## run.sh

```bash
#!/bin/bash
# the make line also repeats each setting of config.mk as NAME=value (left out here)
make -C /OpenROAD-flow-scripts/flow DESIGN_CONFIG=/design/flow/config.mk WORK_HOME=/design/flow/orfs CLKGATE_MAP_FILE= finish
```

## config.mk

```make
export PLATFORM = sky130hd
export DESIGN_NAME = top
export DESIGN_NICKNAME = top
export VERILOG_FILES = /design/flow/design.v
export SDC_FILE = /design/flow/constraint.sdc
export NUM_CORES = 4
export LEC_CHECK = 0
export CAP_MARGIN = 25
export CORE_ASPECT_RATIO = 0.85
export CORE_MARGIN = 2
export CORE_UTILIZATION = 18
export CTS_CLUSTER_DIAMETER = 389
export CTS_CLUSTER_SIZE = 24
export MAX_ROUTING_LAYER = met4
export SLEW_MARGIN = 5
```

## constraint.sdc

```tcl
create_clock -name core_clock -period 8.1 [get_ports {clk}]
set_input_delay 1.6200 -clock core_clock [delete_from_list [all_inputs] [get_ports {clk}]]
set_output_delay 1.6200 -clock core_clock [all_outputs]
set_load 0.01 [all_outputs]
```

## design.v

```verilog
module processor(
input   clk,
input   rst,
input   inst_valid,
input   [63:0] p_rdata,
output  reg [31:0] p_wdata,
output  reg done
    );
parameter IDLE = 0;
parameter INST = 1;
parameter ADD  = 2;
parameter SUB  = 3;
parameter MUL  = 4;
parameter TRAN = 5;
parameter DET  = 6;
parameter DONE = 7;
reg [2:0] state,n_state;
reg [4:0] inst;
reg  [6:0] A_0,A_1,A_2,A_3,B_0,B_1,B_2,B_3;
always@(posedge clk or posedge rst) begin
    if(rst) begin
        state <= 0;
    end
    else begin
        state <= n_state;
    end
end
always@(*) begin
    case(state)
    IDLE:begin
        n_state =(inst_valid == 1)? INST : IDLE; 
    end
    INST:begin
        case(inst)
            5'b00001:   n_state = ADD;
            5'b00010:   n_state = SUB;
            5'b00100:   n_state = MUL;
            5'b01000:   n_state = TRAN;
            5'b10000:   n_state = DET;
            default:     n_state = IDLE;
        endcase
    end
    ADD:begin
        n_state = DONE;
    end
    SUB:begin
        n_state = DONE;
    end
    MUL:begin
        n_state = DONE;
    end
    TRAN:begin
        n_state = DONE;
    end
    DET:begin
        n_state = DONE;
    end
    DONE:begin
        n_state = IDLE;
    end
    default:begin
        n_state = IDLE;
    end
    endcase
end
always@(posedge clk) begin
    case(state)
    IDLE:begin
         p_wdata <= 0;
         done    <= 0;
         inst <= (inst_valid == 1)? p_rdata[60:56] : 5'd0;
         A_0  <= (inst_valid == 1)? p_rdata[6:0] : 7'd0;
         A_1  <= (inst_valid == 1)? p_rdata[13:7] : 7'd0;
         A_2  <= (inst_valid == 1)? p_rdata[20:14] : 7'd0;
         A_3  <= (inst_valid == 1)? p_rdata[27:21] : 7'd0;
         B_0  <= (inst_valid == 1)? p_rdata[34:28] : 7'd0;
         B_1  <= (inst_valid == 1)? p_rdata[41:35] : 7'd0;
         B_2  <= (inst_valid == 1)? p_rdata[48:42] : 7'd0;
         B_3  <= (inst_valid == 1)? p_rdata[55:49] : 7'd0;
    end
    INST:begin
    end
    ADD:begin
        p_wdata[6:0]   <= A_0 + B_0;
        p_wdata[13:7]  <= A_1 + B_1;
        p_wdata[20:14] <= A_2 + B_2;
        p_wdata[27:21] <= A_3 + B_3;
        p_wdata[31:28] <= 4'd0;
        done <= 1;
    end
    SUB:begin
        p_wdata[6:0]   <= A_0 - B_0;
        p_wdata[13:7]  <= A_1 - B_1;
        p_wdata[20:14] <= A_2 - B_2;
        p_wdata[27:21] <= A_3 - B_3;
        p_wdata[31:28] <= 4'd0;
        done <= 1;
    end
    MUL:begin
        p_wdata[6:0]     <= (A_0 * B_0) + (A_1 * B_2);
        p_wdata[13:7]    <= (A_0 * B_1) + (A_1 * B_3);
        p_wdata[20:14]   <= (A_2 * B_0) + (A_3 * B_2);
        p_wdata[27:21]   <= (A_2 * B_1) + (A_3 * B_3);
        p_wdata[31:28] <= 4'd0;
        done <= 1;
    end
    TRAN:begin
        p_wdata[6:0]     <= A_0;
        p_wdata[13:7]    <= A_2;
        p_wdata[20:14]   <= A_1;
        p_wdata[27:21]   <= A_3; 
        p_wdata[31:28] <= 4'd0;
        done <= 1;
    end
    DET:begin
        p_wdata[6:0]     <= (A_0 * A_3) - (A_1 * A_2);
        p_wdata[31:6] <= 25'd0;
        done <= 1;
    end
    DONE:begin
        done <= 0;
    end
    default:begin
        p_wdata <= 0;
        done    <= 0;
    end
    endcase
end
endmodule
module controller(
input clk,
input rst,
input done,
input  [31:0] p_wdata,
input  [31:0] b_rdata,
output reg [31:0] b_wdata,
output [63:0] p_rdata,
output reg [31:0] addr,
output reg inst_valid,
output reg [3:0] we,
output reg en
    );
parameter bram_base_addr   = 32'h00000000;  
parameter result_base_addr   =  32'h00000000 ; 
parameter RESET_1     = 0;
parameter RESET_2     = 1;
parameter IDLE      = 2;
parameter R_BEGIN_1 = 3;
parameter R_BEGIN_2 = 4;
parameter READ_1    = 5;
parameter READ_2    = 6;
parameter READ_3    = 7;
parameter READ_4    = 8;
parameter WAIT      = 9;
parameter WRITE_1   = 10;
parameter WRITE_2   = 11;
reg [31:0] data1,data2;
reg start;
reg [3:0]  state,n_state;
reg [31:0] counter_r,counter_w;
reg [31:0] count,count_goal;
assign   p_rdata = {data2,data1};
always@(posedge clk or posedge rst) begin
    if(rst) begin
        state <= RESET_1;
    end
    else begin
        state <= n_state;
    end
end
always@(*) begin
    case(state)
        RESET_1:begin
            n_state = RESET_2;
        end
        RESET_2:begin
            n_state = (count == count_goal)? IDLE : RESET_2;
        end
        IDLE:begin
            n_state = (start)? READ_1 : R_BEGIN_1;
        end
        R_BEGIN_1:begin
             n_state = R_BEGIN_2;
        end
        R_BEGIN_2:begin
             n_state = IDLE;
        end
        READ_1:begin
            n_state = READ_2;
        end
        READ_2:begin
            n_state = READ_3;
        end
        READ_3:begin
            n_state = READ_4;
        end
        READ_4:begin
            n_state = WAIT;
        end
        WAIT:begin
            n_state = (done)? WRITE_1 : WAIT;
        end
        WRITE_1:begin
            n_state = WRITE_2;
        end
        WRITE_2:begin
            n_state = IDLE;
        end 
        default: begin
            n_state = IDLE;
        end 
    endcase
end
always@(posedge clk) begin
    case(state)
        RESET_1:begin
            inst_valid <= 0;
            counter_r    <= 32'd4;
            counter_w    <= 32'd40;
            addr       <= 0;
            we         <= 4'h0;
            en         <= 0;
            start      <= 0;
            data1      <= 0;
            data2      <= 0;
            count      <= 0;
            count_goal <=15; 
            b_wdata    <= 0;
        end 
        RESET_2:begin
            en         <= (count == count_goal)? 1:0;
            count      <= (count == count_goal)? 0 : count +1;
        end
        IDLE:begin
            addr <= (start)? bram_base_addr + counter_r : bram_base_addr;
            we   <= 0;
        end
        R_BEGIN_1:begin
             addr <= addr;
        end
        R_BEGIN_2:begin
              start <= (b_rdata[31] == 1)? 1:0;
        end
        READ_1:begin
            addr <= addr;
            counter_r <= counter_r + 32'd4;
        end
        READ_2:begin
            data1  <= b_rdata;
            addr <= bram_base_addr + counter_r;
        end
        READ_3:begin
            addr <= addr;
            counter_r <= counter_r + 32'd4;
        end
        READ_4:begin
            data2  <= b_rdata;
            counter_r <= counter_r + 32'd4;
        end
        WAIT:begin
            inst_valid <= 1;
            b_wdata    <= (done == 1)? p_wdata : 0;
        end
        WRITE_1:begin
            inst_valid <= 0;
            addr <= result_base_addr + counter_w;
            we   <= 4'hf;
        end
        WRITE_2:begin
            counter_w    <= counter_w + 32'd4;
            we   <= 4'hf;
            start <= 0;
        end 
        default: begin
            inst_valid <= 0;
            counter_r    <= 32'd4;
            counter_w    <= 32'd40;
            addr       <= 0;
            we         <= 4'h0;
            en         <= 0;
            start      <= 0;
            data1      <= 0;
            data2      <= 0;
            count      <= 0;
            count_goal <=15; 
            b_wdata    <= 0;
        end 
    endcase
end
endmodule
`timescale 1ns / 1ps
module top(
input clk,
input rst,
input  [31:0] b_rdata,
output [31:0] b_wdata,
output [31:0] addr,
output [3:0] we,
output en,
output rstout
    );
wire inst_valid;
wire [63:0] p_rdata;
wire [31:0] p_wdata;
wire done;
assign rstout = ~rst;
processor po(
        .clk(clk),
        .rst(rstout),
        .inst_valid(inst_valid),
        .p_rdata(p_rdata),
        .p_wdata(p_wdata),
        .done(done)
    );
controller co(
        .clk(clk),
        .rst(rstout),
        .done(done),
        .p_wdata(p_wdata),
        .b_rdata(b_rdata),
        .b_wdata(b_wdata),   
        .p_rdata(p_rdata),
        .addr(addr),
        .inst_valid(inst_valid),
        .we(we),
        .en(en)
    );
endmodule
```

==> impl_metrics.tcl, run 1 <==
# place-and-route summary
set metrics [dict create \
    status "finished clean" \
    ys_types 58 \
    clock_latency_ps 550 \
    openroad.warnings 33 \
    worstPathRequired_ps 8380 \
    nNetsFinal 2376 \
    whs_ps 446 \
    grt_pass1_wl_mm 89.6 \
    slowest_delay_ps 910 \
    rrSetupSlack_ps 2050 \
    holdBufCountCts 0 \
    crit_chain "nand2_1, fa_1, fa_1, fa_1, inv_1, fa_1, inv_1, fa_1, fa_1, inv_1, ha_1, o21ai_0, o21bai_1, a21oi_1, xnor3_1, xnor2_1, a222oi_1, inv_1" \
    internal_power_mw 2.45 \
    postSynthSeqShare_pct 43.5 \
    pg_clk_mw 0.957 \
    crit_family "adder cells" \
    syn_inst 2020 \
    hp-class "flip-flop to flip-flop" \
    syn2layout_area_growth_pct 15.7 \
    antenna_found_initial 6 \
    wl_per_cell_um 15.8 \
    worst-path-stages 18 \
    clkTransAtPathRegs_ps 100 \
    synthAoiAreaFrac_pct 5.59 \
    io_buffers 97 \
    h-tree-depth 1 \
    synth-edff-count 305 \
    p_per_area_nw_per_um2 125 \
    slowest_stage "edfxtp_1" \
    whs_endpoint "co.state[1]" \
    path_max_fanout 20 \
    syn_area_per_cell_um2 11.0 \
    clock_power_share_pct 29.8 \
    end_kind "flip-flop" \
    crit_start "po.A_2[1]" \
    top_cells_by_count "edfxtp_1, and2_1, inv_1" \
    initial_core_util_pct 18.2 \
    top_power_group "sequential cells" \
    drtIter0Drc 1113 \
    drc_errors 0 \
    num_io_pins 104 \
    setup_viol_count_final 0 \
    power_switching_share_pct 23.7 \
    hpwl_mm 43.3 \
    rows 118 \
    combPwrFrac_pct 6.2 \
    yosysTopAreaCell "edfxtp_1" \
    min-delay-start "co.state[11]" \
    drtPass1Iterations 5 \
    async_flop_share_pct 6.15 \
    vias 14500 \
    cts-resized-gates 0 \
    ys_sh_simple_pct 17.5 \
    netlist.area_leader.share_pct 41.2 \
    hold_violations 0 \
    ff_type "edfxtp_1" \
    cp_common_cell "fa_1" \
    arrival_ps 6330 \
    dieArea_um2 126000 \
    tightest_slew_ps 1050 \
    syn_area_um2 22200 \
    yosys-stat-cells 2020 \
    fmax_ghz 0.165 \
    grt-ovfl-total 0 \
    cts_sinks 325 \
    synth.logic.top_family "adder cells" \
    grt.total_usage_pct 9.41 \
    rr_endpoint "po.p_wdata[20]" \
    fill_cells 13300 \
    via_per_inst 3.89 \
    cts_buffers 17 \
    synth_adder_area_share_pct 18.2 \
    reg2reg_from "po.A_2[1]" \
    cp-endpoint "po.p_wdata[20]" \
    r2r_cells 18 \
    synthTopCellsByArea "edfxtp_1, ha_1, fa_1" \
    top_cell "edfxtp_1" \
    powerComb_mw 0.200 \
    grt_max_degree 67 \
    numSynthFlops 325 \
    p_switching_mw 0.759 \
    slew_headroom_pct 29.7 \
    rsz0062_at_grt "false" \
    core_area_um2 122000 \
    fin_crit_sh_pct 74.7 \
    postCtsSetupBuffers 0 \
    critPathLaunchType "flip-flop" \
    path_buffers 4 \
    die_y_um 328 \
    yosys.area_share.xor_xnor_pct 10.3 \
    fin_tns_setup_ps 0 \
    p_seq_share_pct 63.9 \
    fp.dieW_um 385 \
    yosysWarnings 2 \
    synth-area-yosys_um2 22200 \
    leakagePower_nw 9.81 \
    cts_root_buf "clkbuf_16" \
    clockBufferDepth 3 \
    pg_seq_mw 2.05 \
    hold_depth 0 \
    finalClockSkew_ps 26.2 \
    crit_type "flip-flop to flip-flop" \
    gp_routability_congestion 0.908 \
    routed_wirelength_mm 58.5 \
    cts_tree "yes" \
    final_max_slew_viol_count 0 \
    drv_cap 0 \
    mux_share_pct 0.135 \
    finalCriticalPeriod_ps 6050 \
    grt_pass1_vias 14500 \
    postRouteAntennaNets 0 \
    peakVddDrop_v 0.000102 \
]
-- layer usage --
layer / wire, um / vias up / global-route usage [%]
met3: 2950 / 78 / 1.23
met1: 27500 / 7176 / 12.9
met2: 26500 / 303 / 14.6
met5: 0 / - / -
met4: 1600 / 0 / 2.40
li1: - / 6903 / -
-- metrics by stage --
step / power (mW) / worst slack, ps / cells / instance area (um^2) / util, %
2_1_floorplan: 2.19 / 2550 / 2026 / 22300 / -
3_3_place_gp: 2.27 / 2190 / 3675 / 25100 / 20.5
3_5_place_dp: 2.28 / 2060 / 3678 / 25200 / 20.6
4_1_cts: 3.25 / 2020 / 3708 / 25700 / 21.0
5_1_grt: 3.35 / 1760 / 3712 / 25700 / 21.0
6_report: 3.21 / 2050 / 3713 / 25700 / 21.0
-- layout make-up --
class	count	area, um^2	area share [%]
Clock buffer	28	467	1.81
Antenna cell	3	7.51	0.0292
Multi-Input combinational cell	1431	11600	45.0
Timing Repair Buffer	130	1310	5.10
Clock inverter	2	25.0	0.0973
Tap cell	1620	2030	7.88
Inverter	174	653	2.54
Sequential cell	325	9660	37.6
==> run 2, diff against run 1 <==
CAP_MARGIN = 15   (was 25)
CORE_ASPECT_RATIO = not set   (was 0.85)
CORE_UTILIZATION = 27   (was 18)
CTS_CLUSTER_DIAMETER = not set   (was 389)
CTS_CLUSTER_SIZE = 94   (was 24)
GPL_ROUTABILITY_DRIVEN = 0   (was not set)
HOLD_SLACK_MARGIN = 0.28   (was not set)
MAX_ROUTING_LAYER = not set   (was met4)
PLACE_DENSITY_LB_ADDON = 0.28   (was not set)
SLEW_MARGIN = 20   (was 5)
clock period = 5.84 ns   (was 8.1 ns; I/O delays follow)
==> run 2 against run 1 <==
Against the previous run:
- first-iteration DRC count is 30% lower
- sequential power up 39%
- maximum frequency increased by 9.6%
- hold slack got worse by 40 ps
- design area increased by 1.0%
- clock-buffer cell count up 17
- highest routed layer unchanged
==> impl_metrics.tcl, run 2 <==
# place-and-route summary
set metrics [dict create \
    status "finished clean" \
    grt.total_usage_pct 14.6 \
    syn_area_per_cell_um2 11.0 \
    fin_crit_sh_pct 94.5 \
    n_antenna_cell 0 \
    h-tree-depth 2 \
    arrival_ps 5850 \
    hold_depth 0 \
    grt_max_degree 66 \
    ff_type "edfxtp_1" \
    p_per_area_nw_per_um2 212 \
    fp.dieW_um 291 \
    crit_start "po.B_0[2]" \
    synth_adder_area_share_pct 18.2 \
    combPwrFrac_pct 5.1 \
    num_io_pins 104 \
    core_area_um2 81800 \
    numSynthFlops 325 \
    die_y_um 291 \
    dieArea_um2 84600 \
    top_cell "edfxtp_1" \
    openroad.warnings 33 \
    synth-area-yosys_um2 22200 \
    vias 14700 \
    syn2layout_area_growth_pct 16.9 \
    path_max_fanout 8 \
    rsz0062_at_grt "false" \
    slew_headroom_pct 31.6 \
    fin_tns_setup_ps 0 \
    yosysTopAreaCell "edfxtp_1" \
    grt-ovfl-total 0 \
    drtPass1Iterations 5 \
    reg2reg_from "po.B_0[2]" \
    grt_pass1_vias 15600 \
    tightest_slew_ps 1020 \
    setup_viol_count_final 0 \
    place_area_um2 24700 \
    end_kind "flip-flop" \
    whs_endpoint "co.state[1]" \
    top_cells_by_count "edfxtp_1, and2_1, inv_1" \
    synthAoiAreaFrac_pct 5.59 \
    utilization_pct 31.8 \
    hp-class "flip-flop to flip-flop" \
    synth.logic.top_family "adder cells" \
    yosys.area_share.xor_xnor_pct 10.3 \
    nNetsFinal 2433 \
    wl_per_cell_um 18.8 \
    path_buffers 5 \
    leakagePower_nw 10.3 \
    rr_endpoint "po.p_wdata[20]" \
    hpwl_mm 45.2 \
    rrSetupSlack_ps 320 \
    fmax_ghz 0.181 \
    yosys-stat-cells 2020 \
    top_power_group "sequential cells" \
    worst-path-stages 19 \
    pg_seq_mw 2.84 \
    synth-edff-count 305 \
    cts_tree "yes" \
    antenna_found_initial 0 \
    routed_wirelength_mm 60.9 \
    hold_violations 0 \
    p_seq_share_pct 51.6 \
    syn_inst 2020 \
    initial_core_util_pct 27.2 \
    ys_types 58 \
    crit_type "flip-flop to flip-flop" \
    cp_common_cell "fa_1" \
    cts_root_buf "clkbuf_16" \
    min-delay-start "co.state[11]" \
    peakVddDrop_v 0.000191 \
    clockBufferDepth 3 \
    async_flop_share_pct 6.15 \
    clkTransAtPathRegs_ps 70 \
    netlist.area_leader.share_pct 41.2 \
    power_switching_share_pct 24.0 \
    internal_power_mw 4.19 \
    syn_area_um2 22200 \
    final_max_slew_viol_count 0 \
    slowest_stage "fa_1" \
    slowest_delay_ps 550 \
    postCtsSetupBuffers 0 \
    pg_clk_mw 2.39 \
    p_switching_mw 1.32 \
    crit_chain "buf_4, nand2_1, fa_1, fa_1, fa_1, inv_1, fa_1, inv_1, fa_1, fa_1, inv_1, ha_1, o21ai_0, o21bai_1, a21oi_2, xnor3_1, xnor2_1, a222oi_1, inv_1" \
    cp-endpoint "po.p_wdata[20]" \
    clock_power_share_pct 43.3 \
    synthTopCellsByArea "edfxtp_1, ha_1, fa_1" \
    grt_pass1_wl_mm 95.1 \
    drc_errors 0 \
    cts_buffers 38 \
    finalClockSkew_ps 30.8 \
    worstPathRequired_ps 6160 \
    postSynthSeqShare_pct 43.5 \
    crit_family "adder cells" \
    cts_sinks 325 \
    via_per_inst 4.55 \
    finalCriticalPeriod_ps 5520 \
    rows 105 \
    ys_sh_simple_pct 17.5 \
    drv_cap 0 \
    powerComb_mw 0.280 \
    mux_share_pct 0.135 \
    drtIter0Drc 784 \
    yosysWarnings 2 \
    clock_latency_ps 570 \
    final_area_um2 26000 \
    io_buffers 97 \
    r2r_cells 19 \
    critPathLaunchType "flip-flop" \
    postRouteAntennaNets 0 \
]
-- run 2: metal layers --
metal | routed length (um) | track usage [%]
met5 | 0 | 0
met4 | 2590 | 6.13
met3 | 2210 | 1.87
met2 | 29800 | 25.4
met1 | 26300 | 18.1
-- run 2: per-stage QoR --
step	hold WS [ps]	power (mW)	cells	worst slack, ps
2_1_floorplan	352	3.04	2026	290
3_3_place_gp	395	3.15	3166	238
3_5_place_dp	395	3.17	3166	251
4_1_cts	409	5.58	3236	269
5_1_grt	421	5.72	3236	12.9
6_report	406	5.51	3236	319
-- run 2: repair_timing --
item / CTS / global route
hold buffers: 0 / 0
setup endpoints to repair: 0 / 3
resized: 0 / 5
-- run 2: cell type report --
cell class / count / area [um^2]
multi-input cells: 1431 / 11600
repair buffers: 166 / 1490
clock inverters: 25 / 265
fillers: 8308 / 55900
clock buffers: 45 / 977
well taps: 1070 / 1340
inverters: 174 / 653
flip-flops and latches: 325 / 9660
==> run 3, diff against run 2 <==
ABC_AREA = 1   (was not set)
CAP_MARGIN = 30   (was 15)
CELL_PAD_IN_SITES_DETAIL_PLACEMENT = 2   (was not set)
CELL_PAD_IN_SITES_GLOBAL_PLACEMENT = 0   (was not set)
CORE_MARGIN = 4   (was 2)
CORE_UTILIZATION = 62   (was 27)
CTS_CLUSTER_SIZE = not set   (was 94)
GPL_ROUTABILITY_DRIVEN = not set   (was 0)
HOLD_SLACK_MARGIN = not set   (was 0.28)
MIN_ROUTING_LAYER = met2   (was not set)
PLACE_DENSITY = 0.37   (was not set)
PLACE_DENSITY_LB_ADDON = not set   (was 0.28)
SETUP_SLACK_MARGIN = 1.39   (was not set)
clock period = 6.28 ns   (was 5.84 ns; I/O delays follow)
==> run 3 against run 2 <==
Against the previous run:
- the flow now stops in detailed placement (3_5_place_dp)
- die size is 51% lower
- synthesized cell count is 42% higher
- area after synthesis is 7.8% higher
==> impl_metrics.tcl, run 3 <==
# implementation run metrics
set metrics [dict create \
    core_area_um2 37900 \
    dieArea_um2 41900 \
    syn_area_um2 24000 \
    synth.logic.top_family "simple AND/OR/NAND/NOR gates" \
    synth-area-yosys_um2 24000 \
    top_cells_by_count "nand2_1, inv_1, edfxtp_1" \
    io_buffers 97 \
    ys_sh_simple_pct 20.6 \
    first-error "[ERROR DPL-0033] detailed placement checks failed during check placement." \
    synthAoiAreaFrac_pct 5.54 \
    rows 71 \
    ys_types 60 \
    synth-edff-count 305 \
    postSynthSeqShare_pct 40.3 \
    syn_inst 2865 \
    synth_adder_area_share_pct 16.9 \
    synthTopCellsByArea "edfxtp_1, nand2_1, inv_1" \
    numSynthFlops 325 \
    lastStage "detailed placement (3_5_place_dp)" \
    ff_type "edfxtp_1" \
    yosysTopAreaCell "edfxtp_1" \
    async_flop_share_pct 6.15 \
    initial_core_util_pct 63.2 \
    num_io_pins 104 \
    mux_share_pct 0 \
    yosys-stat-cells 2865 \
    top_cell "nand2_1" \
    gp_routability_congestion 0.999 \
    status "aborted with a tool error" \
    fp.dieW_um 205 \
    syn_area_per_cell_um2 8.37 \
    yosysWarnings 2 \
    die_y_um 205 \
    netlist.area_leader.share_pct 38.2 \
    yosys.area_share.xor_xnor_pct 4.06 \
]
[run 3: stage by stage]
stage | cell area, um^2 | std cells
after floorplan | 24200 | 2871
after global placement | 25600 | 3421
==> run 4, diff against run 3 <==
ABC_AREA = 0   (was 1)
CAP_MARGIN = 20   (was 30)
CELL_PAD_IN_SITES_DETAIL_PLACEMENT = not set   (was 2)
CELL_PAD_IN_SITES_GLOBAL_PLACEMENT = not set   (was 0)
CORE_MARGIN = 2   (was 4)
CORE_UTILIZATION = 61   (was 62)
CTS_CLUSTER_DIAMETER = 208   (was not set)
GPL_ROUTABILITY_DRIVEN = 1   (was not set)
MAX_ROUTING_LAYER = met4   (was not set)
MIN_ROUTING_LAYER = not set   (was met2)
PLACE_DENSITY = not set   (was 0.37)
SETUP_SLACK_MARGIN = not set   (was 1.39)
clock period = 3.11 ns   (was 6.28 ns; I/O delays follow)
==> run 4 against run 3 <==
Against the previous run:
- the layout now fails its checks (negative setup slack)
- die size decreased by 9.3%
- synthesized cell count down 29%
- area after synthesis shrank 7.3%
==> impl_metrics.tcl, run 4 <==
# place-and-route summary
set metrics [dict create \
    dieArea_um2 38000 \
    fin_tns_setup_ps -28030 \
    synth_adder_area_share_pct 18.2 \
    power_switching_share_pct 23.0 \
    reg2reg_from "po.B_0[2]" \
    violations "negative setup slack" \
    holdBufCountCts 0 \
    peakVddDrop_v 0.000605 \
    rr_endpoint "po.p_wdata[20]" \
    routed_wirelength_mm 61.7 \
    postRouteAntennaNets 0 \
    drv_cap 0 \
    worstPathRequired_ps 3420 \
    synth-area-yosys_um2 22200 \
    yosys.area_share.xor_xnor_pct 10.3 \
    top_cells_by_count "edfxtp_1, and2_1, inv_1" \
    utilization_pct 76.7 \
    postSynthSeqShare_pct 43.5 \
    p_per_area_nw_per_um2 360 \
    fmax_ghz 0.191 \
    clkTransAtPathRegs_ps 80 \
    slowest_stage "fa_1" \
    grt_max_degree 65 \
    internal_power_mw 7.61 \
    die_y_um 195 \
    final_max_slew_viol_count 0 \
    yosys-stat-cells 2020 \
    yosysTopAreaCell "edfxtp_1" \
    post-place-ws_ps -2200 \
    openroad.warnings 38 \
    drtPass1Iterations 6 \
    crit_family "adder cells" \
    powerComb_mw 0.516 \
    gp_routability_congestion 1.01 \
    rows 69 \
    power_mw 9.88 \
    ff_type "edfxtp_1" \
    whs_ps 442 \
    drtIter0Drc 1257 \
    fin_crit_sh_pct 169 \
    cts_buffers 34 \
    p_seq_share_pct 54.0 \
    initial_core_util_pct 62.2 \
    crit_type "flip-flop to flip-flop" \
    via_per_inst 5.78 \
    top_power_group "sequential cells" \
    slew_headroom_pct 38.7 \
    path_max_fanout 4 \
    clock_power_share_pct 40.7 \
    synthTopCellsByArea "edfxtp_1, ha_1, fa_1" \
    wl_per_cell_um 22.2 \
    critPathLaunchType "flip-flop" \
    min-delay-start "co.start" \
    pg_clk_mw 4.03 \
    finalCriticalPeriod_ps 5250 \
    setup_viol_count_final 20 \
    async_flop_share_pct 6.15 \
    rsz0062_at_grt "true" \
    leakagePower_nw 11.2 \
    r2r_cells 19 \
    pg_seq_mw 5.34 \
    fill_cells 2300 \
    cts_root_buf "clkbuf_16" \
    ys_sh_simple_pct 17.5 \
    grt-ovfl-total 0 \
    grt_pass1_wl_mm 95.5 \
    hpwl_mm 45.4 \
    cts_sinks 325 \
    setup_ws_ps -2140 \
    n_antenna_cell 0 \
    cts_tree "yes" \
    drc_errors 0 \
    arrival_ps 5560 \
    hold_violations 0 \
    grt_pass1_vias 17000 \
    nNetsFinal 2590 \
    clock_latency_ps 560 \
    end_kind "flip-flop" \
    cp-endpoint "po.p_wdata[20]" \
    fp.dieW_um 195 \
    finalClockSkew_ps 25.9 \
    grt.total_usage_pct 34.6 \
    p_switching_mw 2.27 \
    syn_area_um2 22200 \
    core_area_um2 35700 \
    h-tree-depth 2 \
    crit_start "po.B_0[2]" \
    rrSetupSlack_ps -2140 \
    syn_area_per_cell_um2 11.0 \
    synthAoiAreaFrac_pct 5.59 \
    top_cell "edfxtp_1" \
    netlist.area_leader.share_pct 41.2 \
    clockBufferDepth 3 \
    hp-class "flip-flop to flip-flop" \
    syn2layout_area_growth_pct 23.3 \
    mux_share_pct 0.135 \
    slowest_delay_ps 520 \
    path_buffers 6 \
    synth.logic.top_family "adder cells" \
    vias 16100 \
    synth-edff-count 305 \
    syn_inst 2020 \
    combPwrFrac_pct 5.2 \
    yosysWarnings 2 \
    num_io_pins 104 \
    hold_depth 1 \
    tightest_slew_ps 911 \
    ys_types 58 \
    status "finished with violations" \
    crit_chain "buf_4, buf_6, nand2_4, fa_2, fa_2, fa_1, inv_1, fa_1, inv_2, fa_1, inv_2, fa_2, xnor2_2, xnor2_1, xnor2_1, xnor3_1, xnor2_1, a222oi_1, inv_1" \
    whs_endpoint "co.state[9]" \
    io_buffers 97 \
    antenna_found_initial 1 \
    numSynthFlops 325 \
    worst-path-stages 19 \
]
## run 4: layout make-up
cell class	instances	area (um^2)	area share (%)
clock buffer	42	922	3.36
inverter	174	656	2.39
clock inverter	20	170	0.621
tap	461	577	2.10
timing repair buffer	327	2910	10.6
multi-input combinational	1431	12500	45.7
sequential	325	9660	35.2
## run 4: through the flow
step                      instances  area, um^2
after floorplan                2026       22700
after global placement         2685       25300
after detailed placement       2685       25300
after CTS                      2774       27200
after global routing           2780       27400
final                          2780       27400
## run 4: layer usage
metal  GRT usage, %  routed length [um]
met5              -                   0
met4           20.1                4200
met3           5.31                3800
met2           56.8               29600
met1           40.6               24100
## run 4: what timing repair did
item,CTS,global route
endpoints found under the setup margin,20,21
pin swaps,95,36
setup buffers,29,8
resized,129,39
==> run 5, diff against run 4 <==
ABC_AREA = not set   (was 0)
CORE_UTILIZATION = 68   (was 61)
CTS_CLUSTER_DIAMETER = not set   (was 208)
clock period = 4.57 ns   (was 3.11 ns; I/O delays follow)
==> run 5 against run 4 <==
Against the previous run:
- still fails the layout checks on negative setup slack
- non-clock buffer count down 74
- sequential power down 32%
- global-route usage up 1.2 points
- combinational power down 29%
- clock skew up 5.2 ps
- maximum frequency up 1.3%
- design area down 4.2%
- critical path depth down 1
- flip-flop count unchanged
- clock-buffer cell count up 5
- largest cell class unchanged
==> impl_metrics.tcl, run 5 <==
# place-and-route summary
set metrics [dict create \
    drc_errors 0 \
    top_power_group "sequential cells" \
    cts_root_buf "clkbuf_16" \
    fill_cells 1994 \
    hp-class "flip-flop to flip-flop" \
    clock_latency_ps 530 \
    cts_buffers 35 \
    postRouteAntennaNets 0 \
    ys_sh_simple_pct 17.5 \
    path_buffers 5 \
    cts_tree "yes" \
    r2r_cells 18 \
    dieArea_um2 34200 \
    cts_sinks 325 \
    antenna_found_initial 0 \
    power_switching_share_pct 23.1 \
    cp-endpoint "po.p_wdata[13]" \
    rsz0062_at_grt "true" \
    status "finished with violations" \
    violations "negative setup slack" \
    syn_inst 2020 \
    finalClockSkew_ps 31.1 \
    post-place-ws_ps -678 \
    drtPass1Iterations 5 \
    slew_headroom_pct 32.9 \
    hpwl_mm 41.1 \
    synthTopCellsByArea "edfxtp_1, ha_1, fa_1" \
    wl_per_cell_um 21.4 \
    power_mw 6.98 \
    holdBufCountCts 0 \
    synthAoiAreaFrac_pct 5.59 \
    via_per_inst 5.91 \
    async_flop_share_pct 6.15 \
    tightest_slew_ps 1010 \
    setup_viol_count_final 11 \
    postSynthSeqShare_pct 43.5 \
    drv_cap 0 \
    gp_routability_congestion 0.989 \
    arrival_ps 5440 \
    place_area_um2 24600 \
    end_kind "flip-flop" \
    fmax_ghz 0.193 \
    mux_share_pct 0.135 \
    peakVddDrop_v 0.000487 \
    p_seq_share_pct 52.3 \
    crit_chain "buf_6, nand2_2, fa_1, fa_1, fa_1, inv_1, fa_1, inv_2, fa_1, inv_2, fa_2, xnor2_2, xnor2_1, xnor2_1, xnor3_1, xnor2_1, a222oi_1, inv_1" \
    top_cells_by_count "edfxtp_1, and2_1, inv_1" \
    clkTransAtPathRegs_ps 60 \
    synth-area-yosys_um2 22200 \
    grt_pass1_wl_mm 89.6 \
    grt_pass1_vias 16100 \
    hold_depth 0 \
    yosys-stat-cells 2020 \
    openroad.warnings 38 \
    use_met3_pct 5.19 \
    placed_cells 2605 \
    yosysWarnings 2 \
    grt-ovfl-total 0 \
    critPathLaunchType "flip-flop" \
    nNetsFinal 2517 \
    min-delay-start "co.state[11]" \
    p_per_area_nw_per_um2 266 \
    core_area_um2 32400 \
    grt_max_degree 65 \
    vias 15900 \
    synth-edff-count 305 \
    p_switching_mw 1.61 \
    top_cell "edfxtp_1" \
    yosysTopAreaCell "edfxtp_1" \
    clockBufferDepth 3 \
    synth_adder_area_share_pct 18.2 \
    hold_violations 0 \
    drtIter0Drc 1393 \
    fin_tns_setup_ps -3780 \
    cp_common_cell "fa_1" \
    n_antenna_cell 0 \
    leakagePower_nw 10.8 \
    grt.total_usage_pct 35.7 \
    internal_power_mw 5.37 \
    final_max_slew_viol_count 0 \
    pg_seq_mw 3.65 \
    yosys.area_share.xor_xnor_pct 10.3 \
    crit_start "po.A_0[1]" \
    use_met1_pct 44.6 \
    numSynthFlops 325 \
    whs_endpoint "co.state[1]" \
    io_buffers 97 \
    rows 66 \
    path_max_fanout 4 \
    met2_usage_pct 57.3 \
    rrSetupSlack_ps -610 \
    reg2reg_from "po.A_0[1]" \
    pg_clk_mw 2.96 \
    synth.logic.top_family "adder cells" \
    logic_area_um2 11900 \
    worstPathRequired_ps 4840 \
    worst-path-stages 18 \
    syn_area_per_cell_um2 11.0 \
    final_cells 2688 \
    powerComb_mw 0.364 \
    slowest_delay_ps 510 \
    grt-busiest-layer "met2" \
    ff_type "edfxtp_1" \
    slowest_stage "fa_1" \
    finalCriticalPeriod_ps 5180 \
    setup_ws_ps -606 \
    ys_types 58 \
    routed_wirelength_mm 57.6 \
    num_io_pins 104 \
    fp.dieW_um 185 \
    syn_area_um2 22200 \
    initial_core_util_pct 68.7 \
    final_area_um2 26300 \
    crit_family "adder cells" \
    clock_power_share_pct 42.5 \
    combPwrFrac_pct 5.2 \
    syn2layout_area_growth_pct 18.2 \
    fin_crit_sh_pct 113 \
    rr_endpoint "po.p_wdata[13]" \
    netlist.area_leader.share_pct 41.2 \
    seq_area_um2 9660 \
    crit_type "flip-flop to flip-flop" \
    die_y_um 185 \
    h-tree-depth 2 \
]
run 5: layer usage:
layer	part of all wire [%]	routed length [um]
met1	39	22600
met2	48	27600
met3	7.1	4070
met4	5.8	3350
met5	0	0
run 5: final cells by class:
class | count | area share, %
Inverter | 174 | 2.49
Tap cell | 442 | 2.10
Clock inverter | 16 | 0.905
Multi-Input combinational cell | 1431 | 45.4
Sequential cell | 325 | 36.8
Clock buffer | 47 | 3.73
Timing Repair Buffer | 253 | 8.64
run 5: metrics by stage:
stage / utilization (%) / hold slack [ps]
floorplan: - / 352
global placement: 75.9 / 397
detailed placement: 75.9 / 399
CTS: 80.6 / 410
global route: 81.2 / 426
finish: 81.2 / 410
run 5: what timing repair did:
item | CTS | global route
buffers inserted | 14 | 9
endpoints found under the setup margin | 13 | 13
resized | 43 | 37
pin swaps | 25 | 16
==> run 6, diff against run 5 <==
CAP_MARGIN = 15   (was 20)
CELL_PAD_IN_SITES_GLOBAL_PLACEMENT = 3   (was not set)
CORE_ASPECT_RATIO = 1.76   (was not set)
CORE_MARGIN = 8   (was 2)
CORE_UTILIZATION = 22   (was 68)
CTS_CLUSTER_SIZE = 64   (was not set)
GPL_ROUTABILITY_DRIVEN = not set   (was 1)
HOLD_SLACK_MARGIN = -0.03   (was not set)
SETUP_SLACK_MARGIN = 0.35   (was not set)
clock period = 6.0 ns   (was 4.57 ns; I/O delays follow)
==> run 6 against run 5 <==
Against the previous run:
- now clean on timing, DRC and antenna
- power decreased by 24%
- register-to-register slack better by 1200 ps
- flip-flop count did not move
- clock power shrank 24%
- non-clock buffer count shrank 59
- combinational power decreased by 23%
- setup slack improved by 1200 ps
- design area rose by 0.83%
- wire length up 30%
- final cell count up 31%
- highest routed layer unchanged
==> impl_metrics.tcl, run 6 <==
# place-and-route summary
set metrics [dict create \
    status "finished clean" \
    postSynthSeqShare_pct 43.5 \
    cts_sinks 325 \
    reg2reg_from "po.A_0[2]" \
    pg_seq_mw 2.78 \
    fmax_ghz 0.184 \
    r2r_cells 19 \
    leakagePower_nw 10.4 \
    cp-endpoint "po.p_wdata[13]" \
    internal_power_mw 4.01 \
    hold_depth 0 \
    crit_type "flip-flop to flip-flop" \
    path_buffers 5 \
    synthAoiAreaFrac_pct 5.59 \
    top_power_group "sequential cells" \
    use_met1_pct 12.4 \
    cts_tree "yes" \
    h-tree-depth 2 \
    path_max_fanout 8 \
    vias 14900 \
    grt-busiest-layer "met2" \
    critPathLaunchType "flip-flop" \
    io_buffers 97 \
    wl_per_cell_um 21.3 \
    die_y_um 438 \
    synth-edff-count 305 \
    clockBufferDepth 3 \
    end_kind "flip-flop" \
    top_cells_by_count "edfxtp_1, and2_1, inv_1" \
    hpwl_mm 59.6 \
    synth_adder_area_share_pct 18.2 \
    initial_core_util_pct 22.2 \
    synthTopCellsByArea "edfxtp_1, ha_1, fa_1" \
    yosys.area_share.xor_xnor_pct 10.3 \
    met2_usage_pct 27.8 \
    arrival_ps 5730 \
    syn_area_um2 22200 \
    clock_power_share_pct 42.3 \
    slew_headroom_pct 30.2 \
    yosysWarnings 2 \
    top_cell "edfxtp_1" \
    hp-class "flip-flop to flip-flop" \
    holdBufCountCts 0 \
    grt_pass1_wl_mm 110 \
    cts_buffers 35 \
    grt_pass1_vias 16400 \
    numSynthFlops 325 \
    utilization_pct 26.4 \
    core_area_um2 100000 \
    ff_type "edfxtp_1" \
    peakVddDrop_v 0.000232 \
    drc_errors 0 \
    drtPass1Iterations 5 \
    ys_types 58 \
    grt_max_degree 66 \
    rows 154 \
    slowest_delay_ps 540 \
    openroad.warnings 34 \
    finalCriticalPeriod_ps 5430 \
    async_flop_share_pct 6.15 \
    use_met3_pct 1.59 \
    syn_area_per_cell_um2 11.0 \
    yosys-stat-cells 2020 \
    grt-ovfl-total 0 \
    drtIter0Drc 636 \
    worst-path-stages 19 \
    combPwrFrac_pct 5.3 \
    drv_cap 0 \
    whs_endpoint "co.state[1]" \
    slowest_stage "fa_1" \
    pg_clk_mw 2.24 \
    cp_common_cell "fa_1" \
    clock_latency_ps 580 \
    hold_violations 0 \
    p_per_area_nw_per_um2 200 \
    power_switching_share_pct 24.3 \
    ys_sh_simple_pct 17.5 \
    rrSetupSlack_ps 570 \
    fp.dieW_um 256 \
    antenna_found_initial 9 \
    grt.total_usage_pct 13.7 \
    setup_viol_count_final 0 \
    min-delay-start "co.state[11]" \
    clkTransAtPathRegs_ps 70 \
    syn_inst 2020 \
    final_max_slew_viol_count 0 \
    dieArea_um2 112000 \
    num_io_pins 104 \
    worstPathRequired_ps 6300 \
    synth-area-yosys_um2 22200 \
    crit_start "po.A_0[2]" \
    gp_routability_congestion 0.836 \
    crit_family "adder cells" \
    syn2layout_area_growth_pct 19.2 \
    p_switching_mw 1.29 \
    fill_cells 10700 \
    p_seq_share_pct 52.4 \
    finalClockSkew_ps 26.7 \
    tightest_slew_ps 1040 \
    fin_tns_setup_ps 0 \
    cts_root_buf "clkbuf_16" \
    yosysTopAreaCell "edfxtp_1" \
    routed_wirelength_mm 75.1 \
    via_per_inst 4.23 \
    postRouteAntennaNets 0 \
    whs_ps 430 \
    crit_chain "buf_8, nand2_1, fa_1, fa_1, fa_1, inv_1, fa_1, inv_1, fa_1, fa_1, inv_2, ha_4, o21ai_2, o21bai_1, a21oi_2, xnor3_1, xnor2_1, a222oi_1, inv_1" \
    rr_endpoint "po.p_wdata[13]" \
    fin_crit_sh_pct 90.5 \
    powerComb_mw 0.282 \
    netlist.area_leader.share_pct 41.2 \
    rsz0062_at_grt "true" \
    nNetsFinal 2458 \
    synth.logic.top_family "adder cells" \
    mux_share_pct 0.135 \
]
## run 6: layout make-up
cell class	instances	area, um^2	area share, %
Timing Repair Buffer	194	1710	6.45
Clock inverter	23	260	0.982
Tap cell	1326	1660	6.26
Multi-Input combinational cell	1431	11600	43.9
Sequential cell	325	9660	36.5
Inverter	174	653	2.46
Antenna cell	8	20.0	0.0756
Clock buffer	39	891	3.36
## run 6: metal layers
metal,share of wire (%),wire [um],up-vias
li1,-,-,7087
met3,2.6,1970,123
met4,4.7,3560,0
met2,58,43900,258
met5,0,0,-
met1,34,25700,7425
## run 6: metrics by stage
| step | setup slack (ps) | area [um^2] | total power, mW | cells |
|---|---|---|---|---|
| finish | 569 | 26500 | 5.30 | 3520 |
| global route | 349 | 26500 | 5.51 | 3519 |
| CTS | 367 | 26300 | 5.40 | 3497 |
| detailed placement | 343 | 25100 | 3.11 | 3434 |
| global placement | 306 | 25100 | 3.10 | 3434 |
| floorplan | 450 | 22300 | 2.96 | 2026 |
## run 6: timing repair
item,4_1_cts,5_1_grt
buffers inserted,1,15
resized,1,13
endpoints found under the setup margin,2,4
endpoints found under the hold margin,0,0
pin swaps,0,15
==> run 7, diff against run 6 <==
CAP_MARGIN = 0   (was 15)
CELL_PAD_IN_SITES_GLOBAL_PLACEMENT = not set   (was 3)
CORE_ASPECT_RATIO = not set   (was 1.76)
CORE_MARGIN = 2   (was 8)
CORE_UTILIZATION = 72   (was 22)
CTS_CLUSTER_DIAMETER = 29   (was not set)
CTS_CLUSTER_SIZE = 36   (was 64)
GPL_ROUTABILITY_DRIVEN = 1   (was not set)
HOLD_SLACK_MARGIN = -0.1   (was -0.03)
PLACE_DENSITY = 0.42   (was not set)
SETUP_SLACK_MARGIN = 0.25   (was 0.35)
clock period = 4.79 ns   (was 6.0 ns; I/O delays follow)
==> run 7 against run 6 <==
Against the previous run:
- now fails the layout checks on negative setup slack
- combinational power increased by 23%
- global-route usage increased by 28 points
- hold slack got worse by 4.0 ps
- clock-buffer cell count increased by 42
- critical path type unchanged
- area after synthesis unchanged
==> impl_metrics.tcl, run 7 <==
# place-and-route summary
set metrics [dict create \
    status "finished with violations" \
    violations "negative setup slack" \
    dieArea_um2 32300 \
    rrSetupSlack_ps -490 \
    die_y_um 180 \
    arrival_ps 5600 \
    crit_start "po.A_0[2]" \
    path_max_fanout 3 \
    postRouteAntennaNets 0 \
    n_antenna_cell 0 \
    fin_crit_sh_pct 110 \
    ys_types 58 \
    yosys.area_share.xor_xnor_pct 10.3 \
    power_switching_share_pct 24.3 \
    pg_clk_mw 4.82 \
    clockBufferDepth 3 \
    hpwl_mm 40.4 \
    grt-ovfl-total 0 \
    slowest_stage "fa_1" \
    clkTransAtPathRegs_ps 50 \
    core_area_um2 30500 \
    grt_pass1_vias 17900 \
    final_area_um2 27000 \
    peakVddDrop_v 0.000628 \
    internal_power_mw 6.60 \
    rows 64 \
    wl_per_cell_um 24.6 \
    whs_endpoint "co.state[1]" \
    top_cells_by_count "edfxtp_1, and2_1, inv_1" \
    ff_type "edfxtp_1" \
    vias 17000 \
    reg2reg_from "po.A_0[2]" \
    final_max_slew_viol_count 0 \
    tightest_slew_ps 1190 \
    via_per_inst 6.37 \
    syn2layout_area_growth_pct 21.5 \
    numSynthFlops 325 \
    fmax_ghz 0.189 \
    cts_buffers 67 \
    yosysTopAreaCell "edfxtp_1" \
    postSynthSeqShare_pct 43.5 \
    crit_type "flip-flop to flip-flop" \
    syn_inst 2020 \
    cts_root_buf "clkbuf_16" \
    synth-area-yosys_um2 22200 \
    synth.logic.top_family "adder cells" \
    path_buffers 5 \
    crit_chain "buf_6, nand2_2, fa_1, fa_1, fa_1, inv_2, fa_1, inv_2, fa_1, inv_1, fa_2, xnor2_2, xnor2_1, xnor2_1, xnor3_1, xnor2_1, a222oi_1, inv_1" \
    syn_area_per_cell_um2 11.0 \
    holdBufCountCts 0 \
    pg_seq_mw 3.54 \
    cts_sinks 325 \
    whs_ps 426 \
    drc_errors 0 \
    hold_violations 0 \
    rsz0062_at_grt "true" \
    synth_adder_area_share_pct 18.2 \
    yosysWarnings 2 \
    finalCriticalPeriod_ps 5280 \
    async_flop_share_pct 6.15 \
    place_area_um2 24400 \
    gp_routability_congestion 0.968 \
    critPathLaunchType "flip-flop" \
    combPwrFrac_pct 4.0 \
    worst-path-stages 18 \
    nNetsFinal 2522 \
    drv_cap 0 \
    r2r_cells 18 \
    powerComb_mw 0.348 \
    fp.dieW_um 180 \
    yosys-stat-cells 2020 \
    drtIter0Drc 2010 \
    grt.total_usage_pct 42.0 \
    top_cell "edfxtp_1" \
    grt_pass1_wl_mm 101 \
    cp-endpoint "po.p_wdata[13]" \
    min-delay-start "co.state[11]" \
    antenna_found_initial 0 \
    syn_area_um2 22200 \
    p_switching_mw 2.11 \
    io_buffers 97 \
    slowest_delay_ps 530 \
    clock_latency_ps 610 \
    openroad.warnings 38 \
    end_kind "flip-flop" \
    crit_family "adder cells" \
    num_io_pins 104 \
    slew_headroom_pct 20.8 \
    top_power_group "clock" \
    ys_sh_simple_pct 17.5 \
    synth-edff-count 305 \
    hold_depth 0 \
    initial_core_util_pct 72.9 \
    worstPathRequired_ps 5110 \
    cp_common_cell "fa_1" \
    synthTopCellsByArea "edfxtp_1, ha_1, fa_1" \
    cts_tree "yes" \
    netlist.area_leader.share_pct 41.2 \
    routed_wirelength_mm 65.7 \
    h-tree-depth 3 \
    p_seq_share_pct 40.6 \
    rr_endpoint "po.p_wdata[13]" \
    drtPass1Iterations 6 \
    hp-class "flip-flop to flip-flop" \
    finalClockSkew_ps 29.8 \
    leakagePower_nw 11.2 \
    setup_viol_count_final 10 \
    grt_max_degree 66 \
    clock_power_share_pct 55.4 \
    p_per_area_nw_per_um2 322 \
    setup_ws_ps -487 \
    synthAoiAreaFrac_pct 5.59 \
    mux_share_pct 0.135 \
]
==> run 7: cell type report <==
type | instances | area (um^2)
Clock inverter | 42 | 531
Inverter | 174 | 653
Sequential cell | 325 | 9660
Multi-Input combinational cell | 1431 | 11900
Tap cell | 396 | 495
Timing Repair Buffer | 226 | 2010
Fill cell | 1308 | 3490
Clock buffer | 81 | 1800
==> run 7: metal layers <==
layer  vias up  part of all wire [%]  GRT usage (%)
li1       7232                     -              -
met1      8247                    36           50.3
met2      1245                    48           68.0
met3       313                   9.2           7.23
met4         0                   6.5           23.4
met5         -                     0              -
==> run 7: per-stage QoR <==
step	setup WS, ps	cells	power (mW)	TNS, ps	util, %
final	-487	2675	8.71	-3100	88.6
after global routing	-651	2675	8.89	-4530	88.6
after global placement	-392	2543	3.83	-1740	79.8
after detailed placement	-568	2543	3.86	-2470	79.8
after CTS	-481	2675	8.68	-2770	88.4
after floorplan	-458	2026	3.71	-1550	-
==> run 7: repair_timing <==
item                                    CTS  global route
resized                                  47            16
endpoints found under the setup margin   13            14
endpoints found under the hold margin     0             0
pin swaps                                37            16
setup buffers                             9             0
==> run 8, diff against run 7 <==
CAP_MARGIN = 20   (was 0)
CORE_UTILIZATION = 51   (was 72)
CTS_CLUSTER_DIAMETER = not set   (was 29)
CTS_CLUSTER_SIZE = 25   (was 36)
GPL_ROUTABILITY_DRIVEN = not set   (was 1)
HOLD_SLACK_MARGIN = not set   (was -0.1)
MAX_ROUTING_LAYER = not set   (was met4)
PLACE_DENSITY = not set   (was 0.42)
SETUP_SLACK_MARGIN = not set   (was 0.25)
clock period = 3.55 ns   (was 4.79 ns; I/O delays follow)
==> run 8 against run 7 <==
Against the previous run:
- largest power group is now sequential cells
- power up 2.6%
- global-route usage down 14 points
- critical path type unchanged
- still fails the layout checks on negative setup slack
- die size is 40% higher
- via count down 9.0%
- maximum frequency rose by 0.55%
- final cell count grew 7.6%
- clock-buffer cell count decreased by 38
- sequential power rose by 32%
- critical endpoint is now po.p_wdata[20]
- design area is 1.5% higher
==> impl_metrics.tcl, run 8 <==
# place-and-route summary
set metrics [dict create \
    status "finished with violations" \
    violations "negative setup slack" \
    top_cell "edfxtp_1" \
    final_max_slew_viol_count 0 \
    worst-path-stages 19 \
    tightest_slew_ps 941 \
    setup_viol_count_final 18 \
    openroad.warnings 36 \
    crit_family "adder cells" \
    drtPass1Iterations 5 \
    crit_chain "buf_4, nand2_1, fa_1, fa_1, fa_1, inv_1, fa_1, inv_1, fa_1, fa_1, inv_2, ha_4, o21ai_2, o21bai_1, a21oi_1, xnor3_1, xnor2_1, a222oi_1, inv_1" \
    finalCriticalPeriod_ps 5250 \
    path_buffers 5 \
    drv_cap 0 \
    postSynthSeqShare_pct 43.5 \
    syn2layout_area_growth_pct 23.3 \
    crit_type "flip-flop to flip-flop" \
    fin_crit_sh_pct 148 \
    whs_endpoint "co.state[1]" \
    fill_cells 3478 \
    h-tree-depth 2 \
    rows 76 \
    crit_start "po.B_0[2]" \
    synth.logic.top_family "adder cells" \
    gp_routability_congestion 0.916 \
    path_max_fanout 3 \
    p_seq_share_pct 52.4 \
    clock_power_share_pct 42.5 \
    vias 15500 \
    pg_clk_mw 3.79 \
    yosysTopAreaCell "edfxtp_1" \
    synth-edff-count 305 \
    end_kind "flip-flop" \
    top_power_group "sequential cells" \
    nNetsFinal 2563 \
    hold_depth 0 \
    slowest_delay_ps 520 \
    antenna_found_initial 0 \
    top_cells_by_count "edfxtp_1, and2_1, inv_1" \
    routed_wirelength_mm 60.6 \
    netlist.area_leader.share_pct 41.2 \
    powerComb_mw 0.459 \
    via_per_inst 5.39 \
    ys_types 58 \
    critPathLaunchType "flip-flop" \
    hold_violations 0 \
    cp_common_cell "fa_1" \
    grt_pass1_vias 16100 \
    yosys.area_share.xor_xnor_pct 10.3 \
    rrSetupSlack_ps -1700 \
    clockBufferDepth 3 \
    mux_share_pct 0.135 \
    setup_ws_ps -1700 \
    yosys-stat-cells 2020 \
    numSynthFlops 325 \
    yosysWarnings 2 \
    final_cells 2877 \
    post-place-ws_ps -1760 \
    arrival_ps 5560 \
    num_io_pins 104 \
    grt_pass1_wl_mm 94.3 \
    pg_seq_mw 4.68 \
    rsz0062_at_grt "true" \
    synth_adder_area_share_pct 18.2 \
    reg2reg_from "po.B_0[2]" \
    slowest_stage "fa_1" \
    placed_cells 2771 \
    syn_inst 2020 \
    cts_sinks 325 \
    whs_ps 411 \
    fmax_ghz 0.191 \
    fin_tns_setup_ps -19030 \
    synthAoiAreaFrac_pct 5.59 \
    drc_errors 0 \
    syn_area_per_cell_um2 11.0 \
    r2r_cells 19 \
    hpwl_mm 44.4 \
    dieArea_um2 45300 \
    internal_power_mw 6.84 \
    grt.total_usage_pct 27.8 \
    ys_sh_simple_pct 17.5 \
    io_buffers 97 \
    p_switching_mw 2.10 \
    grt-ovfl-total 0 \
    cts_root_buf "clkbuf_16" \
    wl_per_cell_um 21.1 \
    combPwrFrac_pct 5.1 \
    postRouteAntennaNets 0 \
    worstPathRequired_ps 3860 \
    rr_endpoint "po.p_wdata[20]" \
    min-delay-start "co.state[11]" \
    n_antenna_cell 0 \
    core_area_um2 43100 \
    die_y_um 213 \
    slew_headroom_pct 37.2 \
    fp.dieW_um 213 \
    cp-endpoint "po.p_wdata[20]" \
    cts_tree "yes" \
    p_per_area_nw_per_um2 326 \
    clock_latency_ps 560 \
    hp-class "flip-flop to flip-flop" \
    grt_max_degree 65 \
    finalClockSkew_ps 20.3 \
    peakVddDrop_v 0.000500 \
    synth-area-yosys_um2 22200 \
    initial_core_util_pct 51.6 \
    synthTopCellsByArea "edfxtp_1, ha_1, fa_1" \
    leakagePower_nw 11.1 \
    clkTransAtPathRegs_ps 60 \
    drtIter0Drc 983 \
    ff_type "edfxtp_1" \
    async_flop_share_pct 6.15 \
    power_switching_share_pct 23.5 \
    syn_area_um2 22200 \
    cts_buffers 36 \
]
[run 8: what timing repair did]
action / CTS / global route
setup endpoints to repair: 20 / 20
resized: 129 / 42
pin swaps: 66 / 36
setup buffers: 41 / 7
hold buffers: 0 / 0
[run 8: area by class of cell]
cell class / count / area [um^2] / share of cell area, %
Clock buffer: 43 / 927 / 3.38
Clock inverter: 21 / 258 / 0.940
Inverter: 174 / 653 / 2.38
Multi-Input combinational cell: 1431 / 12500 / 45.5
Sequential cell: 325 / 9660 / 35.2
Tap cell: 585 / 732 / 2.67
Timing Repair Buffer: 298 / 2700 / 9.86
[run 8: metrics by stage]
stage	total power [mW]	util [%]	area, um^2
floorplan	5.01	-	22600
global placement	5.20	58.1	25000
detailed placement	5.22	58.1	25000
CTS	9.05	63.2	27200
global route	9.26	63.7	27400
finish	8.94	63.7	27400
[run 8: routing by layer]
| layer | wire [um] | GRT usage (%) | vias to the layer above | part of all wire [%] |
|---|---|---|---|---|
| met2 | 28900 | 45.7 | 410 | 48 |
| li1 | - | - | 7288 | - |
| met3 | 2980 | 3.59 | 116 | 4.9 |
| met5 | 0 | 0 | - | 0 |
| met1 | 26200 | 37.5 | 7698 | 43 |
| met4 | 2500 | 11.6 | 0 | 4.1 |
==> run 9, diff against run 8 <==
CORE_UTILIZATION = 72   (was 51)
CTS_CLUSTER_DIAMETER = 28   (was not set)
CTS_CLUSTER_SIZE = 35   (was 25)
PLACE_DENSITY = 0.42   (was not set)
SETUP_SLACK_MARGIN = 0.25   (was not set)
clock period = 4.93 ns   (was 3.55 ns; I/O delays follow)
==> run 9 against run 8 <==
Against the previous run:
- the layout still fails its checks (negative setup slack)
- sequential power down 27%
- combinational power decreased by 33%
- hold slack better by 16 ps
- synthesized cell count is the same
- register-to-register slack improved by 1300 ps
- sequential share of layout area rose by 0.44 points
- global-route usage increased by 12 points
- critical path type unchanged
- critical endpoint is now po.p_wdata[6]
- largest cell class unchanged
==> impl_metrics.tcl, run 9 <==
# place-and-route summary
set metrics [dict create \
    ff_type "edfxtp_1" \
    syn2layout_area_growth_pct 21.8 \
    numSynthFlops 325 \
    violations "negative setup slack" \
    core_area_um2 30500 \
    cp_common_cell "fa_1" \
    nNetsFinal 2534 \
    met2_usage_pct 65.3 \
    drv_cap 0 \
    hold_depth 0 \
    grt-ovfl-total 0 \
    cts_buffers 68 \
    drc_errors 0 \
    h-tree-depth 3 \
    leakagePower_nw 11.3 \
    slowest_stage "fa_1" \
    synth_adder_area_share_pct 18.2 \
    cp-endpoint "po.p_wdata[6]" \
    use_met3_pct 8.57 \
    postSynthSeqShare_pct 43.5 \
    internal_power_mw 6.43 \
    antenna_found_initial 0 \
    initial_core_util_pct 72.9 \
    end_kind "flip-flop" \
    finalClockSkew_ps 28.4 \
    die_y_um 180 \
    clkTransAtPathRegs_ps 50 \
    grt_max_degree 66 \
    synth.logic.top_family "adder cells" \
    setup_ws_ps -376 \
    tightest_slew_ps 1130 \
    mux_share_pct 0.135 \
    hpwl_mm 40.9 \
    crit_start "po.B_0[4]" \
    slowest_delay_ps 540 \
    synthAoiAreaFrac_pct 5.59 \
    grt_pass1_vias 17800 \
    powerComb_mw 0.307 \
    pg_seq_mw 3.41 \
    p_per_area_nw_per_um2 312 \
    fin_crit_sh_pct 108 \
    peakVddDrop_v 0.000443 \
    worstPathRequired_ps 5230 \
    r2r_cells 20 \
    vias 16800 \
    async_flop_share_pct 6.15 \
    crit_family "adder cells" \
    use_met1_pct 48.7 \
    postRouteAntennaNets 0 \
    whs_endpoint "co.state[1]" \
    syn_area_per_cell_um2 11.0 \
    clock_latency_ps 590 \
    whs_ps 426 \
    seq_area_um2 9660 \
    via_per_inst 6.24 \
    min-delay-start "co.state[11]" \
    fp.dieW_um 180 \
    rows 64 \
    grt-busiest-layer "met2" \
    top_power_group "clock" \
    drtIter0Drc 1914 \
    path_max_fanout 5 \
    clockBufferDepth 3 \
    p_switching_mw 2.02 \
    power_mw 8.45 \
    grt_pass1_wl_mm 99.0 \
    routed_wirelength_mm 63.6 \
    arrival_ps 5610 \
    logic_area_um2 11800 \
    crit_type "flip-flop to flip-flop" \
    top_cell "edfxtp_1" \
    grt.total_usage_pct 40.0 \
    rrSetupSlack_ps -380 \
    dieArea_um2 32300 \
    synth-edff-count 305 \
    fill_cells 1345 \
    drtPass1Iterations 6 \
    hold_violations 0 \
    syn_area_um2 22200 \
    hp-class "flip-flop to flip-flop" \
    combPwrFrac_pct 3.6 \
    fmax_ghz 0.188 \
    cts_sinks 325 \
    ys_types 58 \
    yosys.area_share.xor_xnor_pct 10.3 \
    rsz0062_at_grt "true" \
    yosysWarnings 2 \
    reg2reg_from "po.B_0[4]" \
    num_io_pins 104 \
    worst-path-stages 20 \
    syn_inst 2020 \
    yosys-stat-cells 2020 \
    cts_root_buf "clkbuf_16" \
    yosysTopAreaCell "edfxtp_1" \
    crit_chain "buf_4, nand2_2, fa_1, inv_1, fa_1, inv_1, fa_1, inv_1, fa_1, inv_1, fa_1, inv_1, fa_1, xnor2_1, xnor2_1, xnor2_1, xnor3_1, xor2_1, nand2_1, a22oi_2" \
    clock_power_share_pct 56.1 \
    holdBufCountCts 0 \
    io_buffers 97 \
    synth-area-yosys_um2 22200 \
    power_switching_share_pct 23.9 \
    path_buffers 6 \
    p_seq_share_pct 40.3 \
    status "finished with violations" \
    final_max_slew_viol_count 0 \
    pg_clk_mw 4.74 \
    rr_endpoint "po.p_wdata[6]" \
    openroad.warnings 39 \
    ys_sh_simple_pct 17.5 \
    finalCriticalPeriod_ps 5310 \
    setup_viol_count_final 8 \
    netlist.area_leader.share_pct 41.2 \
    top_cells_by_count "edfxtp_1, and2_1, inv_1" \
    cts_tree "yes" \
    gp_routability_congestion 0.948 \
    critPathLaunchType "flip-flop" \
    slew_headroom_pct 24.4 \
    wl_per_cell_um 23.7 \
    n_antenna_cell 0 \
    synthTopCellsByArea "edfxtp_1, ha_1, fa_1" \
]
==> run 9: timing repair <==
item | in CTS | in global routing
buffers inserted | 13 | 3
pin swaps | 9 | 18
endpoints found under the setup margin | 11 | 13
resized | 17 | 42
hold endpoints to repair | 0 | 0
==> run 9: stage by stage <==
stage	std cells	util, %	area [um^2]	TNS, ps	setup WS, ps
detailed placement	2547	79.9	24400	-1710	-398
floorplan	2026	-	22400	-930	-318
finish	2688	88.8	27100	-1850	-376
global route	2688	88.8	27100	-3280	-595
global placement	2547	79.9	24400	-956	-312
CTS	2685	88.2	26900	-1640	-347
==> run 9: layout make-up <==
cell class                      instances  share of cell area, %
Clock buffer                           76                   6.55
Multi-Input combinational cell       1431                   43.5
Tap cell                              396                   1.83
Inverter                              174                   2.41
Timing Repair Buffer                  237                   7.74
Clock inverter                         49                   2.26
Sequential cell                       325                   35.7
==> run 9: per-layer routing <==
layer | vias to the layer above | share of wire [%] | wire length, um
met5 | - | 0 | 0
met4 | 0 | 6.9 | 4360
met3 | 271 | 9.5 | 6040
met2 | 1008 | 48 | 30400
met1 | 8244 | 36 | 22800
li1 | 7262 | - | -
==> run 10, diff against run 9 <==
ABC_AREA = 1   (was not set)
CAP_MARGIN = 25   (was 20)
CELL_PAD_IN_SITES_GLOBAL_PLACEMENT = 1   (was not set)
CORE_MARGIN = 10   (was 2)
CORE_UTILIZATION = 17   (was 72)
CTS_CLUSTER_DIAMETER = 206   (was 28)
CTS_CLUSTER_SIZE = not set   (was 35)
GPL_ROUTABILITY_DRIVEN = 0   (was not set)
HOLD_SLACK_MARGIN = 0.27   (was not set)
MAX_ROUTING_LAYER = met4   (was not set)
PLACE_DENSITY = not set   (was 0.42)
PLACE_DENSITY_LB_ADDON = 0.17   (was not set)
SETUP_SLACK_MARGIN = not set   (was 0.25)
SLEW_MARGIN = 0   (was 20)
TNS_END_PERCENT = 25   (was not set)
clock period = 5.36 ns   (was 4.93 ns; I/O delays follow)
==> run 10 against run 9 <==
Against the previous run:
- now clean on timing, DRC and antenna
- maximum frequency up 2.1%
- design area rose by 10%
- combinational power is 49% higher
- wire length rose by 33%
- final cell count rose by 85%
- sequential share of layout area fell by 3.2 points
- critical endpoint unchanged
- highest routed layer unchanged
==> impl_metrics.tcl, run 10 <==
# place-and-route summary
set metrics [dict create \
    p_switching_mw 1.72 \
    worst-path-stages 27 \
    grt-busiest-layer "met2" \
    utilization_pct 21.3 \
    p_seq_share_pct 45.9 \
    nNetsFinal 3342 \
    fin_tns_setup_ps 0 \
    use_met3_pct 1.64 \
    crit_family "adder cells" \
    drtIter0Drc 749 \
    power_mw 6.71 \
    final_max_slew_viol_count 0 \
    vias 18200 \
    slowest_stage "fa_2" \
    h-tree-depth 2 \
    syn_inst 2865 \
    crit_type "flip-flop to flip-flop" \
    synthTopCellsByArea "edfxtp_1, nand2_1, inv_1" \
    antenna_found_initial 8 \
    tightest_slew_ps 954 \
    yosys-stat-cells 2865 \
    clock_power_share_pct 47.3 \
    async_flop_share_pct 6.15 \
    initial_core_util_pct 17.1 \
    final_area_um2 29800 \
    r2r_cells 27 \
    grt_pass1_vias 18900 \
    synth_adder_area_share_pct 16.9 \
    drc_errors 0 \
    post-place-ws_ps -2.44 \
    syn_area_per_cell_um2 8.37 \
    cts_buffers 45 \
    fmax_ghz 0.193 \
    netlist.area_leader.share_pct 38.2 \
    met2_usage_pct 18.9 \
    reg2reg_from "po.B_0[4]" \
    numSynthFlops 325 \
    pg_clk_mw 3.17 \
    cts_root_buf "clkbuf_16" \
    hp-class "flip-flop to flip-flop" \
    routed_wirelength_mm 84.6 \
    fill_cells 15700 \
    rsz0062_at_grt "true" \
    p_per_area_nw_per_um2 225 \
    syn2layout_area_growth_pct 24.3 \
    holdBufCountCts 0 \
    top_power_group "clock" \
    synth-area-yosys_um2 24000 \
    yosys.area_share.xor_xnor_pct 4.06 \
    die_y_um 396 \
    internal_power_mw 4.99 \
    mux_share_pct 0 \
    synth-edff-count 305 \
    drv_cap 0 \
    io_buffers 97 \
    top_cell "nand2_1" \
    clockBufferDepth 3 \
    grt.total_usage_pct 11.0 \
    yosysWarnings 2 \
    critPathLaunchType "flip-flop" \
    whs_ps 414 \
    setup_viol_count_final 0 \
    ff_type "edfxtp_1" \
    hold_violations 0 \
    synth.logic.top_family "simple AND/OR/NAND/NOR gates" \
    pg_seq_mw 3.08 \
    status "finished clean" \
    fin_crit_sh_pct 96.9 \
    cts_sinks 325 \
    worstPathRequired_ps 5730 \
    ys_types 60 \
    clkTransAtPathRegs_ps 60 \
    peakVddDrop_v 0.000209 \
    rr_endpoint "po.p_wdata[6]" \
    dieArea_um2 156000 \
    final_cells 4962 \
    hpwl_mm 65.3 \
    arrival_ps 5570 \
    fp.dieW_um 396 \
    openroad.warnings 35 \
    cp-endpoint "po.p_wdata[6]" \
    cp_common_cell "inv_2" \
    path_buffers 9 \
    finalClockSkew_ps 52.4 \
    use_met1_pct 13.8 \
    via_per_inst 3.66 \
    grt-ovfl-total 0 \
    placed_cells 4852 \
    end_kind "flip-flop" \
    yosysTopAreaCell "edfxtp_1" \
    rrSetupSlack_ps 170 \
    slew_headroom_pct 36.4 \
    grt_pass1_wl_mm 127 \
    whs_endpoint "co.state[2]" \
    finalCriticalPeriod_ps 5190 \
    powerComb_mw 0.456 \
    top_cells_by_count "nand2_1, inv_1, edfxtp_1" \
    num_io_pins 104 \
    drtPass1Iterations 5 \
    core_area_um2 140000 \
    cts_tree "yes" \
    leakagePower_nw 14.4 \
    setup_ws_ps 165 \
    crit_start "po.B_0[4]" \
    postSynthSeqShare_pct 40.3 \
    synthAoiAreaFrac_pct 5.54 \
    grt_max_degree 65 \
    path_max_fanout 4 \
    place_area_um2 27900 \
    clock_latency_ps 640 \
    wl_per_cell_um 17.0 \
    syn_area_um2 24000 \
    ys_sh_simple_pct 20.6 \
    slowest_delay_ps 530 \
    combPwrFrac_pct 6.8 \
    postRouteAntennaNets 0 \
    rows 137 \
    hold_depth 0 \
    min-delay-start "co.state[9]" \
    power_switching_share_pct 25.7 \
]
run 10: timing repair:
item,CTS,global route
setup endpoints to repair,3,7
pin swaps,1,59
buffers inserted,3,20
gates resized,1,59
run 10: cell type report:
cell class	instances	area, um^2	share of cell area (%)
clock inverters	27	347	1.16
inverters	686	2570	8.64
flip-flops and latches	325	9660	32.4
repair buffers	226	2100	7.04
well taps	1876	2350	7.88
clock buffers	56	1190	3.99
diodes	5	12.5	0.0420
multi-input cells	1761	11600	38.8
run 10: metal layers:
| metal | up-vias | part of all wire (%) | wire length, um |
|---|---|---|---|
| met3 | 64 | 2.9 | 2490 |
| met1 | 8682 | 46 | 39000 |
| met5 | - | 0 | 0 |
| met2 | 175 | 50 | 42100 |
| met4 | 0 | 1.1 | 970 |
| li1 | 9260 | - | - |
Power is estimated from default activity; no workload was simulated.
